Design interpolation, start of the top module:
module interpolation (
    input           clk,
    input           RST,
    input           START,
    input   [5:0]   H0,
    input   [5:0]   V0,
    input   [3:0]   SW,
    input   [3:0]   SH,
    output          REN,
    input   [7:0]   R_DATA,
    output  [11:0]  ADDR,
    output  [7:0]   O_DATA,
    output          O_VALID
);
reg [5:0] reg_H0, reg_H0_next;
reg [5:0] reg_V0, reg_V0_next;
reg [3:0] reg_SW, reg_SW_next;
reg [3:0] reg_SH, reg_SH_next;
reg [11:0] reg_ADDR, reg_ADDR_next;
reg        output_valid, output_valid_next;  
reg        done, done_next;  
assign ADDR = reg_ADDR;
assign REN = 1'b0;
assign O_VALID = output_valid;
reg [9:0] width_sum, width_sum_next;
reg [9:0] height_sum, height_sum_next;
wire [5:0] X_lower, X_upper, Y_lower, Y_upper;
reg [5:0] last_y_row, last_y_row_next;  
reg x_divide, y_divide, x_divide_next, y_divide_next;
assign X_lower = width_sum[9:4];
assign X_upper = x_divide_next ? width_sum[9:4] : width_sum[9:4] + 1;
assign Y_lower = height_sum[9:4];
assign Y_upper = y_divide_next ? height_sum[9:4] : height_sum[9:4] + 1;
wire [5:0] next_X_lower, next_X_upper, next_Y_lower, next_Y_upper;
assign next_X_lower = width_sum_next[9:4];
assign next_X_upper = (width_sum_next[3:0] == 0) ? width_sum_next[9:4] : width_sum_next[9:4] + 1;
assign next_Y_lower = height_sum_next[9:4];
  ...
Size: about 1,400 cells after synthesis, about 110 flip-flops, about 53 I/O pins, roughly 11,000 um2 of cells after synthesis.
export LEC_CHECK = 0
export ABC_AREA = 1
export CAP_MARGIN = 5
export CORE_MARGIN = 2
export CORE_UTILIZATION = 72
export CTS_CLUSTER_DIAMETER = 95
export CTS_CLUSTER_SIZE = 75
export GPL_ROUTABILITY_DRIVEN = 0
export PLACE_DENSITY_LB_ADDON = 0.11
export SETUP_SLACK_MARGIN = -1.39
export SLEW_MARGIN = 20
create_clock -name core_clock -period 20.0 [get_ports {clk}]
run.sh (not shown) runs the stock make flow with config.mk's settings and CLKGATE_MAP_FILE=.
The first run finished with negative setup slack left.
Rerun with:
==> flow/config.mk (replaced) <==
export PLATFORM = sky130hd
export DESIGN_NAME = interpolation
export DESIGN_NICKNAME = interpolation
export VERILOG_FILES = /design/flow/design.v
export SDC_FILE = /design/flow/constraint.sdc
export NUM_CORES = 4
export LEC_CHECK = 0
export CAP_MARGIN = 20
export CORE_MARGIN = 2
export CORE_UTILIZATION = 22
export SLEW_MARGIN = 20
==> flow/constraint.sdc (replaced) <==
create_clock -name core_clock -period 31.5 [get_ports {clk}]
set_input_delay 6.3000 -clock core_clock [delete_from_list [all_inputs] [get_ports {clk}]]
set_output_delay 6.3000 -clock core_clock [all_outputs]
set_load 0.01 [all_outputs]
- This time the run ran to the end with no violations
- power falls by 41%
- flip-flop count is unchanged
- hold slack degrades by 26 ps
Rerun with:
--- a/flow/config.mk
+++ b/flow/config.mk
@@ -7,5 +7,9 @@
 export LEC_CHECK = 0
+export ABC_AREA = 1
 export CAP_MARGIN = 20
 export CORE_MARGIN = 2
-export CORE_UTILIZATION = 22
+export CORE_UTILIZATION = 60
+export CTS_CLUSTER_DIAMETER = 306
+export CTS_CLUSTER_SIZE = 97
+export PLACE_DENSITY = 0.41
 export SLEW_MARGIN = 20
==> flow/constraint.sdc (replaced) <==
create_clock -name core_clock -period 14.0 [get_ports {clk}]
set_input_delay 2.8000 -clock core_clock [delete_from_list [all_inputs] [get_ports {clk}]]
set_output_delay 2.8000 -clock core_clock [all_outputs]
set_load 0.01 [all_outputs]
This time the run finished but fails on negative setup slack.
Area after synthesis goes up by 2.4%.
Critical path depth goes up by 11.
Power increases by 140%.
Synthesized cell count grows by 21%.
Die area drops by 62%.
Routed wire length went up by 1.8%.
Rerun with:
--- a/flow/config.mk
+++ b/flow/config.mk
@@ -7,3 +7,2 @@
 export LEC_CHECK = 0
-export ABC_AREA = 1
 export CAP_MARGIN = 20
@@ -13,3 +12,2 @@
 export CTS_CLUSTER_SIZE = 97
-export PLACE_DENSITY = 0.41
 export SLEW_MARGIN = 20
==> flow/constraint.sdc (replaced) <==
create_clock -name core_clock -period 25.0 [get_ports {clk}]
set_input_delay 5.0000 -clock core_clock [delete_from_list [all_inputs] [get_ports {clk}]]
set_output_delay 5.0000 -clock core_clock [all_outputs]
set_load 0.01 [all_outputs]
What happened: The new run finished with negative setup slack left; sequential power came out lower by about 45%; setup slack gets better by 3400 ps; via count came out lower by about 11%; final area came out lower by about 3.7%; hold slack gets worse by 3.2 ps; non-clock buffer count came out lower by 18; sequential share of layout area came out higher by 0.77 points; synthesized cell count came out lower by about 17%; power came out lower by about 45%; combinational power came out lower by about 54%.

========
## job 546
interpolation again, from the RTL that the note above started with.
==> flow/config.mk <==
export PLATFORM = sky130hd
export DESIGN_NAME = interpolation
export DESIGN_NICKNAME = interpolation
export VERILOG_FILES = /design/flow/design.v
export SDC_FILE = /design/flow/constraint.sdc
export NUM_CORES = 4
export LEC_CHECK = 0
export CAP_MARGIN = 5
export CELL_PAD_IN_SITES_DETAIL_PLACEMENT = 2
export CELL_PAD_IN_SITES_GLOBAL_PLACEMENT = 2
export CORE_MARGIN = 2
export CORE_UTILIZATION = 40
export CTS_CLUSTER_SIZE = 34
export GPL_TIMING_DRIVEN = 0
export PLACE_DENSITY = 0.48
export SLEW_MARGIN = 20
export TNS_END_PERCENT = 20
==> flow/constraint.sdc <==
create_clock -name core_clock -period 44.2 [get_ports {clk}]
set_input_delay 8.8400 -clock core_clock [delete_from_list [all_inputs] [get_ports {clk}]]
set_output_delay 8.8400 -clock core_clock [all_outputs]
set_load 0.01 [all_outputs]
Job 546 | status: complete | timing, DRC, antenna: pass
Changes in job 8070 relative to job 546:
Settings: CELL_PAD_IN_SITES_DETAIL_PLACEMENT: 2 -> unset; CELL_PAD_IN_SITES_GLOBAL_PLACEMENT: 2 -> unset; CAP_MARGIN: 5 -> 20; CTS_CLUSTER_SIZE: 34 -> unset; PLACE_DENSITY: 0.48 -> unset; GPL_TIMING_DRIVEN: 0 -> unset; TNS_END_PERCENT: 20 -> unset; the clock period (ns, I/O delays scaled along): 44.2 -> 31.5.
Notes after the runs:
- Hold slack down 0.016 ns in job 8070 wrt job 546
- Against job 546, the final cell area of job 8070 is lower.
- The proportion of final cell area spent on non-clock buffers of job 8070 falls short of that of job 546 by 0.66 points.
- Changes observed in job 8070 relative to job 546: detail-routed net length per standard cell decreased 4.5 µm, number of iterations in the first detailed-routing pass increased 1.
- In summary, job 8070 completed successfully, with a layout that passed the timing, DRC and antenna checks.
Input changes introduced in job 8341 (baseline for comparison: job 8070):
Settings: a change of CORE_UTILIZATION from 40 to 59; an added ABC_AREA of 1; an added PLACE_DENSITY_LB_ADDON of 0.06; a change of the clock period (ns, I/O delays scaled along) from 31.5 to 19.1.
==> results <==
Ran to the end and failed final checks on setup timing: job 8341. NOTE: max-slew headroom at the worst pin in job 8341 exceeds that of job 8070. Worst path buffer plus inverter count sits higher in job 8341 than in job 8070. Compared with job 8070, job 8341 has less setup slack. Taking job 8070 as 1.0, job 8341 lands at 1.4 on met3 wire length. Comparing power for job 8341 and job 8070, the smaller number came from job 8070.

========
Starting RTL as in the previous note.
Design interpolation, start of the top module:
module interpolation (
    input           clk,
    input           RST,
    input           START,
    input   [5:0]   H0,
    input   [5:0]   V0,
    input   [3:0]   SW,
    input   [3:0]   SH,
    output          REN,
    input   [7:0]   R_DATA,
    output  [11:0]  ADDR,
    output  [7:0]   O_DATA,
    output          O_VALID
);
reg [5:0] reg_H0, reg_H0_next;
reg [5:0] reg_V0, reg_V0_next;
reg [3:0] reg_SW, reg_SW_next;
reg [3:0] reg_SH, reg_SH_next;
reg [11:0] reg_ADDR, reg_ADDR_next;
reg        output_valid, output_valid_next;  
reg        done, done_next;  
assign ADDR = reg_ADDR;
assign REN = 1'b0;
assign O_VALID = output_valid;
reg [9:0] width_sum, width_sum_next;
reg [9:0] height_sum, height_sum_next;
wire [5:0] X_lower, X_upper, Y_lower, Y_upper;
reg [5:0] last_y_row, last_y_row_next;  
reg x_divide, y_divide, x_divide_next, y_divide_next;
assign X_lower = width_sum[9:4];
assign X_upper = x_divide_next ? width_sum[9:4] : width_sum[9:4] + 1;
assign Y_lower = height_sum[9:4];
assign Y_upper = y_divide_next ? height_sum[9:4] : height_sum[9:4] + 1;
wire [5:0] next_X_lower, next_X_upper, next_Y_lower, next_Y_upper;
assign next_X_lower = width_sum_next[9:4];
assign next_X_upper = (width_sum_next[3:0] == 0) ? width_sum_next[9:4] : width_sum_next[9:4] + 1;
assign next_Y_lower = height_sum_next[9:4];
assign next_Y_upper = (height_sum_next[3:0] == 0) ? height_sum_next[9:4] : height_sum_next[9:4] + 1;
reg [3:0] x_ratio, x_ratio_next;  
reg [3:0] y_ratio, y_ratio_next;  
wire [7:0] left_margin, right_margin;
reg [7:0] data_y_lower [0:1];
reg [7:0] data_y_lower_next [0:1];
reg [7:0] data_y_upper [0:1];
reg [7:0] data_y_upper_next [0:1];
reg [4:0] count_cycle, count_cycle_next;
reg [1:0] pre_pre_state, pre_state, state, state_next;
wire pre_pre_state_is_11, pre_pre_state_is_10, pre_pre_state_is_01, pre_pre_state_is_00;
assign pre_pre_state_is_11 = pre_pre_state[1] & pre_pre_state[1];
assign pre_pre_state_is_00 = ~pre_pre_state[1] & ~pre_pre_state[0];
wire [5:0] x_ADDR, y_ADDR;
  ...
clock: 32.8 ns
lec_check: 0
abc_area: 0
cap_margin: 40
cell_pad_in_sites_detail_placement: 2
core_aspect_ratio: 1.73
core_margin: 4
core_utilization: 40
cts_cluster_diameter: 183
cts_cluster_size: 49
gpl_timing_driven: 0
place_density: 0.95
slew_margin: 5
tns_end_percent: 45
The starting point finished with negative setup slack left.
Rerun with:
ABC_AREA = 1   (was 0)
CAP_MARGIN = 20   (was 40)
CELL_PAD_IN_SITES_DETAIL_PLACEMENT = default   (was 2)
CORE_ASPECT_RATIO = default   (was 1.73)
CORE_MARGIN = 2   (was 4)
CORE_UTILIZATION = 70   (was 40)
CTS_CLUSTER_DIAMETER = default   (was 183)
CTS_CLUSTER_SIZE = default   (was 49)
GPL_TIMING_DRIVEN = default   (was 0)
PLACE_DENSITY = default   (was 0.95)
SETUP_SLACK_MARGIN = -0.49   (was default)
SLEW_MARGIN = 20   (was 5)
TNS_END_PERCENT = default   (was 45)
clock period = 21.1 ns   (was 32.8 ns; I/O delays follow)
The new run reached the layout checks and failed them: negative setup slack.
Clock power increases by 22%.
Die size fell by 44%.
Area after synthesis went up by 2.4%.
Total power increases by 41%.
Register-to-register slack gets worse by 5.2 ns.
Clock skew decreases by 0.038 ns.
Core utilization is higher by 38 points.
Flip-flop count does not change.
Non-clock buffer count increases by 32.
Cell count is higher by 9.2%.
Count of clock-buffer cells in the layout is unchanged.
Rerun with:
CORE_UTILIZATION = 67   (was 70)
SETUP_SLACK_MARGIN = default   (was -0.49)
clock period = 33.6 ns   (was 21.1 ns; I/O delays follow)
The new run finished with timing, DRC and antenna clean; design area falls by 6.8%; setup slack gets better by 3.0 ns; non-clock buffer count goes down by 92; utilization falls by 9.2 points; combinational power drops by 52%; cell count decreases by 3.7%; clock-buffer cell count does not change.
Rerun with:
CORE_UTILIZATION = 70   (was 67)
CTS_CLUSTER_DIAMETER = 42   (was default)
SETUP_SLACK_MARGIN = 4.37   (was default)
TNS_END_PERCENT = 40   (was default)
clock period = 17.8 ns   (was 33.6 ns; I/O delays follow)
=>
- This time the run produced a layout that fails on negative setup slack
- setup slack degrades by 3.8 ns
- power increases by 93%
- sequential share of layout area decreases by 1.4 points
- worst hold slack hardly moves
- flip-flop count is unchanged
- cell area increases by 7.1%
Rerun with:
CORE_UTILIZATION = 72   (was 70)
CTS_CLUSTER_DIAMETER = default   (was 42)
PLACE_DENSITY = 0.65   (was default)
SETUP_SLACK_MARGIN = default   (was 4.37)
TNS_END_PERCENT = default   (was 40)
clock period = 16.8 ns   (was 17.8 ns; I/O delays follow)
=> The new run finished with negative setup slack left; critical path depth is higher by 1; worst hold slack degrades by 0.010 ns; clock power climbs by 10%.
Power figures rest on the tool's default switching activity, not on a simulated workload.
